// ahb
module ahb (
            hclk
           ,hresetn
           ,htrans
           ,haddr
           ,hwdata
           ,hready_in
           ,hsel
           ,hwrite
           ,hsize
           ,hresp
           ,hready_out
           ,hrdata
           ,frame_num    
           ,sample_in_frame
           ,com_2_ovl
           ,max_point_fft_core
           ,alpha
           ,quarter
           ,fft_num
           ,fft_stage_number
           ,mel_num
           ,cep_num
           ,trigger
           );
input hclk;                       
input hresetn;                    
input [1:0]htrans;
input [11:0]haddr;
input [31:0]hwdata;
input hready_in;
input hsel;
input hwrite;
input [2:0]hsize;
output [1:0]hresp;
output hready_out;
output [31:0]hrdata; 
output [31:0]frame_num;            
output [31:0]sample_in_frame;      
output [31:0]com_2_ovl;            
output [31:0]max_point_fft_core;   
output [31:0]alpha;                
output [31:0]quarter;              
output [31:0]fft_num;              
output [31:0]fft_stage_number;     
output [31:0]mel_num;              
output [31:0]cep_num;              
output trigger;                    
wire hclk;
wire hresetn;
wire [1:0]htrans;
wire [11:0]haddr;
wire [31:0]hwdata;
wire hready_in;
wire hsel;
wire hwrite;
wire [2:0]hsize;
wire [1:0]hresp;
wire hready_out;
reg [31:0]hrdata; 
reg [31:0]frame_num;
reg [31:0]sample_in_frame;
reg [31:0]com_2_ovl;
reg [31:0]max_point_fft_core;
reg [31:0]alpha;
reg [31:0]quarter;
reg [31:0]fft_num;
reg [31:0]fft_stage_number;
reg [31:0]mel_num;
reg [31:0]cep_num;
reg [31:0]trigger_reg;
wire trigger;
reg wr_frame_num_sel;          
reg wr_sample_in_frame_sel;
reg wr_com_2_ovl_sel;
reg wr_max_point_fft_core_sel;
reg wr_alpha_sel;
reg wr_quarter_sel;
  ...
Settings: LEC_CHECK=0, CAP_MARGIN=20, CELL_PAD_IN_SITES_GLOBAL_PLACEMENT=3, CORE_ASPECT_RATIO=1.35, CORE_MARGIN=5, CORE_UTILIZATION=32, GPL_ROUTABILITY_DRIVEN=0, GPL_TIMING_DRIVEN=1, HOLD_SLACK_MARGIN=-0.05, MAX_ROUTING_LAYER=met5, MIN_ROUTING_LAYER=met1, PLACE_DENSITY=0.84, SETUP_SLACK_MARGIN=2.03, SLEW_MARGIN=20; clock period 10.0 ns.
run.sh (not shown) runs the stock make flow with config.mk's settings and CLKGATE_MAP_FILE=.
Edit:
- CELL_PAD_IN_SITES_GLOBAL_PLACEMENT: 3 -> not set
- CORE_ASPECT_RATIO: 1.35 -> not set
- CORE_MARGIN: 5 -> 2
- CORE_UTILIZATION: 32 -> 40
- GPL_ROUTABILITY_DRIVEN: 0 -> not set
- GPL_TIMING_DRIVEN: 1 -> not set
- HOLD_SLACK_MARGIN: -0.05 -> not set
- MAX_ROUTING_LAYER: met5 -> not set
- MIN_ROUTING_LAYER: met1 -> not set
- PLACE_DENSITY: 0.84 -> not set
- SETUP_SLACK_MARGIN: 2.03 -> 0.92
- clock period: 10.0 -> 4.44 ns (I/O delays scaled with it)
Result:
- combinational power goes up by 130%
- power goes up by 120%
- utilization goes up by 11 points
Edit:
- CORE_UTILIZATION: 40 -> 68
- CTS_CLUSTER_SIZE: not set -> 32
- SETUP_SLACK_MARGIN: 0.92 -> not set
- clock period: 4.44 -> 2.47 ns (I/O delays scaled with it)
=> This time the run stopped in clock tree synthesis (4_1_cts). Die size decreases by well over a third. Synthesized area is unchanged. Synthesized cell count does not change.
Edit:
- CORE_UTILIZATION: 68 -> 56
- CTS_CLUSTER_SIZE: 32 -> 36
Effect:
- This time the run completed, yet does not pass: negative setup slack
- synthesized cell count does not change
- area after synthesis does not change
- die area rises by about 20%

## v23
ahb again, from the RTL that the note above started with.
Design ahb, start of the top module:
module ahb (
            hclk
           ,hresetn
           ,htrans
           ,haddr
           ,hwdata
           ,hready_in
           ,hsel
           ,hwrite
           ,hsize
           ,hresp
           ,hready_out
           ,hrdata
           ,frame_num    
           ,sample_in_frame
           ,com_2_ovl
           ,max_point_fft_core
           ,alpha
           ,quarter
           ,fft_num
           ,fft_stage_number
           ,mel_num
           ,cep_num
           ,trigger
           );
export LEC_CHECK = 0
export CAP_MARGIN = 0
export CORE_MARGIN = 2
export CORE_UTILIZATION = 66
export CTS_CLUSTER_DIAMETER = 102
export SLEW_MARGIN = 20
create_clock -name core_clock -period 6.49 [get_ports {hclk}]
v23 completed end to end with timing, DRC and antenna clean.
For v36, these inputs were changed with respect to v23:
==> flow/config.mk <==
export PLATFORM = sky130hd
export DESIGN_NAME = ahb
export DESIGN_NICKNAME = ahb
export VERILOG_FILES = /design/flow/design.v
export SDC_FILE = /design/flow/constraint.sdc
export NUM_CORES = 4
export LEC_CHECK = 0
export ABC_AREA = 1
export CAP_MARGIN = 20
export CORE_MARGIN = 2
export CORE_UTILIZATION = 62
export SLEW_MARGIN = 20
==> flow/constraint.sdc <==
create_clock -name core_clock -period 8.14 [get_ports {hclk}]
set_input_delay 1.6280 -clock core_clock [delete_from_list [all_inputs] [get_ports {hclk}]]
set_output_delay 1.6280 -clock core_clock [all_outputs]
set_load 0.01 [all_outputs]
==> comparison <==
v23 → v36: part of the total power dissipated in the clock network increased by 1.0 points relative to the old numbers, area after synthesis now sits higher, mux share of post-synthesis cell area has decreased, cell area after layout now sits higher, die size increased by about 10% relative to the old numbers. Sum of routed wire length over all layers delta for v36 relative to v23: 6100 um higher. What v23 reported for number of instances in the synthesized netlist has to be multiplied by 2.0 to get the figure for v36.
> inputs changed (v36 -> v30)
==> flow/config.mk <==
export PLATFORM = sky130hd
export DESIGN_NAME = ahb
export DESIGN_NICKNAME = ahb
export VERILOG_FILES = /design/flow/design.v
export SDC_FILE = /design/flow/constraint.sdc
export NUM_CORES = 4
export LEC_CHECK = 0
export CAP_MARGIN = 20
export CORE_MARGIN = 2
export CORE_UTILIZATION = 40
export SLEW_MARGIN = 20
==> flow/constraint.sdc <==
create_clock -name core_clock -period 10.0 [get_ports {hclk}]
set_input_delay 2.0000 -clock core_clock [delete_from_list [all_inputs] [get_ports {hclk}]]
set_output_delay 2.0000 -clock core_clock [all_outputs]
set_load 0.01 [all_outputs]
### Flow results
Diff v36 -> v30: overall via count from detail_route fell 5422; count of buffers not belonging to the clock network in the layout about even; die area rose 49%; cell count fell 889. Clock buffer count in the final layout grows by a little under 10% when moving from v36 to v30. Utilization v36 -> v30: down. Higher arrival time at the worst endpoint goes to v36 over v30. Going from v36 to v30, flop share of the area grew by 0.39 points; leakage power figure shrank by 0.73 nW; multiplexer fraction of the synthesized cell area grew by 23 points.
Edits applied to the flow inputs when going from v30 to v58:
-- flow/config.mk --
<<< v30, line 8
export CAP_MARGIN = 20
export CORE_MARGIN = 2
export CORE_UTILIZATION = 40
export SLEW_MARGIN = 20
>>> v58, line 8
export CAP_MARGIN = 20
export CORE_MARGIN = 2
export CORE_UTILIZATION = 61
export CTS_CLUSTER_SIZE = 32
export SLEW_MARGIN = 20
==> flow/constraint.sdc <==
create_clock -name core_clock -period 2.47 [get_ports {hclk}]
set_input_delay 0.4940 -clock core_clock [delete_from_list [all_inputs] [get_ports {hclk}]]
set_output_delay 0.4940 -clock core_clock [all_outputs]
set_load 0.01 [all_outputs]
Results
What the final checks of v58 revealed, after a flow that finished every stage, was a layout that fails on setup timing.
Worst setup slack in v58 is 5.98 ns below v30.
Between v30 and v58, utilization of the core after routing is higher for v58, v30 comes in under that.
Summary: die area, v58 better than v30
Higher sequential share of cell area goes to v30 over v58.
met3 global-route usage up 2.2 points in v58 wrt v30
v30 → v58: logic depth of the worst register-to-register path +2; number of antenna violations at the first check in global routing +1.
Per the comparison of v58 with v30, sequential group share of total power increased 1.4 points; worst hold slack across all endpoints went down 0.10 ns.
Power figures rest on the tool's default switching activity, not on a simulated workload.
